==> flow/design.v (excerpt) <==
module cpu_8bit (
    input wire clk,
    input wire reset,
    input wire [7:0] data_in,
    output wire [7:0] data_out,
    output wire [7:0] address,
    output wire mem_write
);
Size: roughly 40 flip-flops, ~27 I/O pins, roughly 2800 um2 of cells after synthesis.
make LEC_CHECK=0 ABC_AREA=1 CAP_MARGIN=20 CORE_MARGIN=2 CORE_UTILIZATION=70 CTS_CLUSTER_DIAMETER=191 CTS_CLUSTER_SIZE=35 GPL_TIMING_DRIVEN=1 MIN_ROUTING_LAYER=met1 PLACE_DENSITY_LB_ADDON=0.02 SETUP_SLACK_MARGIN=0.31 SLEW_MARGIN=20 TNS_END_PERCENT=5 finish   # period 1.09 ns
run.sh (not shown) runs the stock make flow with config.mk's settings and CLKGATE_MAP_FILE=.
The baseline died in 3_5_place_dp (DPL-0038).
Next try:
- CORE_UTILIZATION: 70 -> 65
- CTS_CLUSTER_DIAMETER: 191 -> default
- CTS_CLUSTER_SIZE: 35 -> 16
- PLACE_DENSITY_LB_ADDON: 0.02 -> default
- SETUP_SLACK_MARGIN: 0.31 -> -0.25
- TNS_END_PERCENT: 5 -> default
- clock period: 1.09 -> 2.49 ns (I/O delays scaled with it)
What happened: With this change the flow finished with setup timing left. Synthesized area does not change. Synthesized cell count stays the same. Die size goes up by a little under a tenth.
Next try:
- ABC_AREA: 1 -> default
- CTS_CLUSTER_SIZE: 16 -> default
- GPL_TIMING_DRIVEN: 1 -> default
- MIN_ROUTING_LAYER: met1 -> default
- SETUP_SLACK_MARGIN: -0.25 -> 0.68
- clock period: 2.49 -> 2.7 ns (I/O delays scaled with it)
This time the run went through all stages and came out clean.
Clock-buffer cell count went up by 1.
Cell area is higher by 12%.
Utilization climbs by 4.6 points.
Worst setup slack improves by 0.35 ns.
Routed wire length goes up by 12%.
Die area went up by 2.9%.
Register-to-register slack gains 0.23 ns.
First-iteration DRC count came out lower by 12%.
Via count is lower by 5.1%.
Total power grows by 8.1%.


cpu_8bit again, from the RTL that the note above started with.
==> flow/config.mk <==
export PLATFORM = sky130hd
export DESIGN_NAME = cpu_8bit
export DESIGN_NICKNAME = cpu_8bit
export VERILOG_FILES = /design/flow/design.v
export SDC_FILE = /design/flow/constraint.sdc
export NUM_CORES = 4
export LEC_CHECK = 0
export ABC_AREA = 1
export CAP_MARGIN = 0
export CORE_MARGIN = 2
export CORE_UTILIZATION = 72
export CTS_CLUSTER_DIAMETER = 363
export CTS_CLUSTER_SIZE = 16
export GPL_TIMING_DRIVEN = 1
export MIN_ROUTING_LAYER = met1
export PLACE_DENSITY = 0.64
export SETUP_SLACK_MARGIN = -0.16
export SLEW_MARGIN = 20
==> flow/constraint.sdc <==
create_clock -name core_clock -period 2.08 [get_ports {clk}]
set_input_delay 0.4160 -clock core_clock [delete_from_list [all_inputs] [get_ports {clk}]]
set_output_delay 0.4160 -clock core_clock [all_outputs]
set_load 0.01 [all_outputs]
The starting point failed in 5_1_grt with GRT-0183.
Edit:
Settings changed: CAP_MARGIN 0 to 20, CORE_UTILIZATION 72 to 20, CTS_CLUSTER_DIAMETER 363 to unset, PLACE_DENSITY 0.64 to unset, SETUP_SLACK_MARGIN -0.16 to -0.25.
Clock period 2.08 ns to 2.49 ns, I/O delays scaled along.
With this change the flow completed, yet does not pass: setup timing.
Die size climbs to 3.4 times its value.
Synthesized cell count stays the same.
Area after synthesis stays the same.


Starting RTL as in the previous note.
make LEC_CHECK=0 CAP_MARGIN=20 CORE_ASPECT_RATIO=0.5 CORE_MARGIN=2 CORE_UTILIZATION=55 CTS_CLUSTER_DIAMETER=216 CTS_CLUSTER_SIZE=100 HOLD_SLACK_MARGIN=0.3 SETUP_SLACK_MARGIN=-0.4 SLEW_MARGIN=20 TNS_END_PERCENT=15 finish   # period 4.0 ns
Then changed:
- ABC_AREA: not set -> 0
- CAP_MARGIN: 20 -> 10
- CELL_PAD_IN_SITES_GLOBAL_PLACEMENT: not set -> 3
- CORE_ASPECT_RATIO: 0.5 -> 0.67
- CORE_MARGIN: 2 -> 4
- CORE_UTILIZATION: 55 -> 63
- CTS_CLUSTER_DIAMETER: 216 -> not set
- CTS_CLUSTER_SIZE: 100 -> 73
- GPL_TIMING_DRIVEN: not set -> 0
- HOLD_SLACK_MARGIN: 0.3 -> not set
- MAX_ROUTING_LAYER: not set -> met4
- SETUP_SLACK_MARGIN: -0.4 -> not set
- SLEW_MARGIN: 20 -> 15
- TNS_END_PERCENT: 15 -> not set
This time the run aborted during 3_1_place_gp_skip_io with GPL-0301.
Die area fell by a few percent.
Area after synthesis does not change.
Synthesized cell count is unchanged.
Then changed:
- ABC_AREA: 0 -> 1
- CELL_PAD_IN_SITES_DETAIL_PLACEMENT: not set -> 2
- CORE_UTILIZATION: 63 -> 70
- CTS_CLUSTER_DIAMETER: not set -> 396
- MIN_ROUTING_LAYER: not set -> met2
- SETUP_SLACK_MARGIN: not set -> -0.11
- SLEW_MARGIN: 15 -> 25
- TNS_END_PERCENT: not set -> 15
What happened:
- The new run did not get past 3_1_place_gp_skip_io with GPL-0301
- synthesized cell count climbs by 33%
- area after synthesis drops by 3.0%
- die area drops by 11%


The RTL this note starts from:
==> flow/design.v <==
module control_unit (
    input wire clk,
    input wire reset,
    input wire [3:0] opcode,
    input wire zero_flag,
    input wire carry_flag,
    output reg pc_inc,
    output reg pc_load,
    output reg ir_load,
    output reg acc_load,
    output reg mar_load,
    output reg mdr_load,
    output reg addr_sel,
    output reg mem_write
);
    localparam [2:0] 
        FETCH     = 3'b000,
        DECODE    = 3'b001,
        EXECUTE   = 3'b010,
        MEM_READ  = 3'b011,
        MEM_WRITE = 3'b100;
    reg [2:0] current_state, next_state;
    always @(posedge clk or posedge reset) begin
        if (reset)
            current_state <= FETCH;
        else
            current_state <= next_state;
    end
    always @(*) begin
        next_state = current_state;  
        case (current_state)
            FETCH: next_state = DECODE;
            DECODE: next_state = EXECUTE;
            EXECUTE: begin
                case (opcode)
                    4'b0001, 4'b0010, 4'b0011: next_state = MEM_READ;  
                    4'b0100: next_state = MEM_READ;   
                    4'b0101: next_state = MEM_WRITE;  
                    4'b1001: next_state = FETCH;      
                    4'b1010: next_state = FETCH;      
                    4'b1011: next_state = FETCH;      
                    default: next_state = FETCH;
                endcase
            end
            MEM_READ: next_state = FETCH;
            MEM_WRITE: next_state = FETCH;
            default: next_state = FETCH;
        endcase
    end
always @(*) begin
    pc_inc = 1'b0;
    pc_load = 1'b0;
    ir_load = 1'b0;
    acc_load = 1'b0;
    mar_load = 1'b0;
    mdr_load = 1'b0;
    addr_sel = 1'b0;
    mem_write = 1'b0;
    case (current_state)
        FETCH: begin
            pc_inc = 1'b1;
            ir_load = 1'b1;
        end
        DECODE: begin
            mar_load = 1'b1;
        end
        EXECUTE: begin
            case (opcode)
                4'b0101: begin   
                    mdr_load = 1'b1;
                end
                4'b0110: begin   
                    acc_load = 1'b1;
                end
                4'b0111: begin   
                    acc_load = 1'b1;
                end
                4'b1000: begin   
                    acc_load = 1'b1;
                end
                4'b1001: begin   
                    pc_load = 1'b1;
                end
                4'b1010: begin   
                    pc_load = zero_flag;
                end
                4'b1011: begin   
                    pc_load = carry_flag;
                end
                default: begin   
                end
            endcase
        end
        MEM_READ: begin   
            addr_sel = 1'b1;
            acc_load = 1'b1;
        end
        MEM_WRITE: begin
            addr_sel = 1'b1;
            mem_write = 1'b1;
        end
    endcase
end
endmodule
module datapath (
    input wire clk,
    input wire reset,
    input wire [7:0] data_in,
    input wire pc_inc,
    input wire pc_load,
    input wire ir_load,
    input wire acc_load,
    input wire mar_load,
    input wire mdr_load,
    input wire addr_sel,
    output reg [7:0] instruction,
    output reg [3:0] opcode,
    output reg [3:0] operand,
    output reg [7:0] alu_result,
    output reg zero_flag,
    output reg carry_flag,
    output reg [7:0] data_out,
    output reg [7:0] address
);
    reg [7:0] pc;         
    reg [7:0] acc;        
    reg [7:0] mar;        
    reg [7:0] mdr;        
    reg       carry;      
    reg [8:0] alu_temp;   
    always @(posedge clk or posedge reset) begin
        if (reset)
            instruction <= 8'b0;
        else if (ir_load)
            instruction <= data_in;
    end
    always @(*) begin
        opcode = instruction[7:4];
        operand = instruction[3:0];
    end
    always @(posedge clk or posedge reset) begin
        if (reset)
            pc <= 8'b0;
        else if (pc_load)
            pc <= {4'b0, operand};   
        else if (pc_inc)
            pc <= pc + 1;            
    end
    always @(posedge clk or posedge reset) begin
        if (reset) begin
            acc <= 8'b0;
            carry <= 1'b0;
        end else if (acc_load) begin
            acc <= alu_result;
            carry <= alu_temp[8];
        end
    end
    always @(posedge clk or posedge reset) begin
        if (reset)
            mar <= 8'b0;
        else if (mar_load)
            mar <= {4'b0, operand};  
    end
    always @(posedge clk or posedge reset) begin
        if (reset)
            mdr <= 8'b0;
        else if (mdr_load)
            mdr <= acc;  
    end
    always @(*) begin
        alu_temp = 9'b0;
        case (opcode)
            4'b0001: alu_temp = {1'b0, acc} + {1'b0, data_in};  
            4'b0010: alu_temp = {1'b0, acc} - {1'b0, data_in};  
            4'b0011: alu_temp = acc & data_in;                  
            4'b0100: alu_temp = data_in;                        
            4'b0110: alu_temp = ~{1'b0, acc};                   
            4'b0111: alu_temp = {acc, 1'b0};                    
            4'b1000: alu_temp = {1'b0, acc[7:1]};               
            default: alu_temp = {1'b0, acc};
        endcase
        alu_result = alu_temp[7:0];
        carry_flag = carry;
        zero_flag = (acc == 8'b0);
    end
    always @(*) begin
        data_out = mdr;
        address = (addr_sel) ? mar : pc;
    end
endmodule
module cpu_8bit (
    input wire clk,
    input wire reset,
    input wire [7:0] data_in,
    output wire [7:0] data_out,
    output wire [7:0] address,
    output wire mem_write
);
    wire [7:0] instruction;
    wire [3:0] opcode;
    wire [3:0] operand;
    wire [7:0] alu_result;
    wire zero_flag;
    wire carry_flag;
    wire pc_inc;
    wire pc_load;
    wire ir_load;
    wire acc_load;
    wire mar_load;
    wire mdr_load;
    wire addr_sel;
    control_unit ctrl (
        .clk(clk),
        .reset(reset),
        .opcode(opcode),
        .zero_flag(zero_flag),
        .carry_flag(carry_flag),
        .pc_inc(pc_inc),
        .pc_load(pc_load),
        .ir_load(ir_load),
        .acc_load(acc_load),
        .mar_load(mar_load),
        .mdr_load(mdr_load),
        .addr_sel(addr_sel),
        .mem_write(mem_write)
    );
    datapath dp (
        .clk(clk),
        .reset(reset),
        .data_in(data_in),
        .pc_inc(pc_inc),
        .pc_load(pc_load),
        .ir_load(ir_load),
        .acc_load(acc_load),
        .mar_load(mar_load),
        .mdr_load(mdr_load),
        .addr_sel(addr_sel),
        .instruction(instruction),
        .opcode(opcode),
        .operand(operand),
        .alu_result(alu_result),
        .zero_flag(zero_flag),
        .carry_flag(carry_flag),
        .data_out(data_out),
        .address(address)
    );
endmodule
Settings: LEC_CHECK=0, ABC_AREA=1, CAP_MARGIN=10, CELL_PAD_IN_SITES_DETAIL_PLACEMENT=1, CORE_ASPECT_RATIO=1.32, CORE_MARGIN=2, CORE_UTILIZATION=20, CTS_CLUSTER_DIAMETER=75, CTS_CLUSTER_SIZE=16, GPL_TIMING_DRIVEN=0, MIN_ROUTING_LAYER=met1, PLACE_DENSITY_LB_ADDON=0.02, SETUP_SLACK_MARGIN=0.56, SLEW_MARGIN=20; clock period 3.21 ns.
The baseline went through all stages and came out clean.
Rerun with:
- ABC_AREA: 1 -> unset
- CAP_MARGIN: 10 -> 20
- CELL_PAD_IN_SITES_DETAIL_PLACEMENT: 1 -> unset
- CORE_ASPECT_RATIO: 1.32 -> unset
- CORE_UTILIZATION: 20 -> 66
- CTS_CLUSTER_DIAMETER: 75 -> unset
- CTS_CLUSTER_SIZE: 16 -> unset
- GPL_TIMING_DRIVEN: 0 -> unset
- MIN_ROUTING_LAYER: met1 -> unset
- PLACE_DENSITY_LB_ADDON: 0.02 -> unset
- SETUP_SLACK_MARGIN: 0.56 -> unset
- clock period: 3.21 -> 3.33 ns (I/O delays scaled with it)
What happened: Final cell count drops by 38%; wire length falls by 30%; non-clock buffer count increases by 2; die size falls by 67%; via count is lower by 8.1%; setup slack degrades by 0.23 ns; clock power drops by 46%; design area fell by 9.9%; total power is lower by 15%; first-iteration DRC count is higher to 3.9 times its value.
Rerun with:
- CORE_UTILIZATION: 66 -> 40
- clock period: 3.33 -> 3.24 ns (I/O delays scaled with it)
Result: Non-clock buffer count rises by 2. Design area rises by 1.8%. Wire length rises by 5.3%. First-iteration DRC count falls by 3.5%. Combinational power rises by about 4%. Worst setup slack loses 0.0047 ns. Via count falls by 4.7%. Die size rises by 61%. Total power rises by 2.3%. Sequential cell count does not change. Core utilization falls by 32 points.
Rerun with:
- ABC_AREA: unset -> 1
- CORE_UTILIZATION: 40 -> 68
- CTS_CLUSTER_SIZE: unset -> 98
- clock period: 3.24 -> 5.85 ns (I/O delays scaled with it)
Result: Sequential cell count does not change. Die size goes down by well over a third. Register-to-register slack gains 2.6 ns. Non-clock buffer count goes down by 13. Hold slack loses 0.026 ns.
Rerun with:
- ABC_AREA: 1 -> unset
- CORE_UTILIZATION: 68 -> 28
- CTS_CLUSTER_SIZE: 98 -> unset
=> The changed run finished clean; worst hold slack is about the same; worst setup slack got worse by 0.14 ns; sequential power went up by 18%; synthesized cell count went down by 25%; die area went up by 140%; total power went up by 2.6%.
Power is estimated from default activity; no workload was simulated.
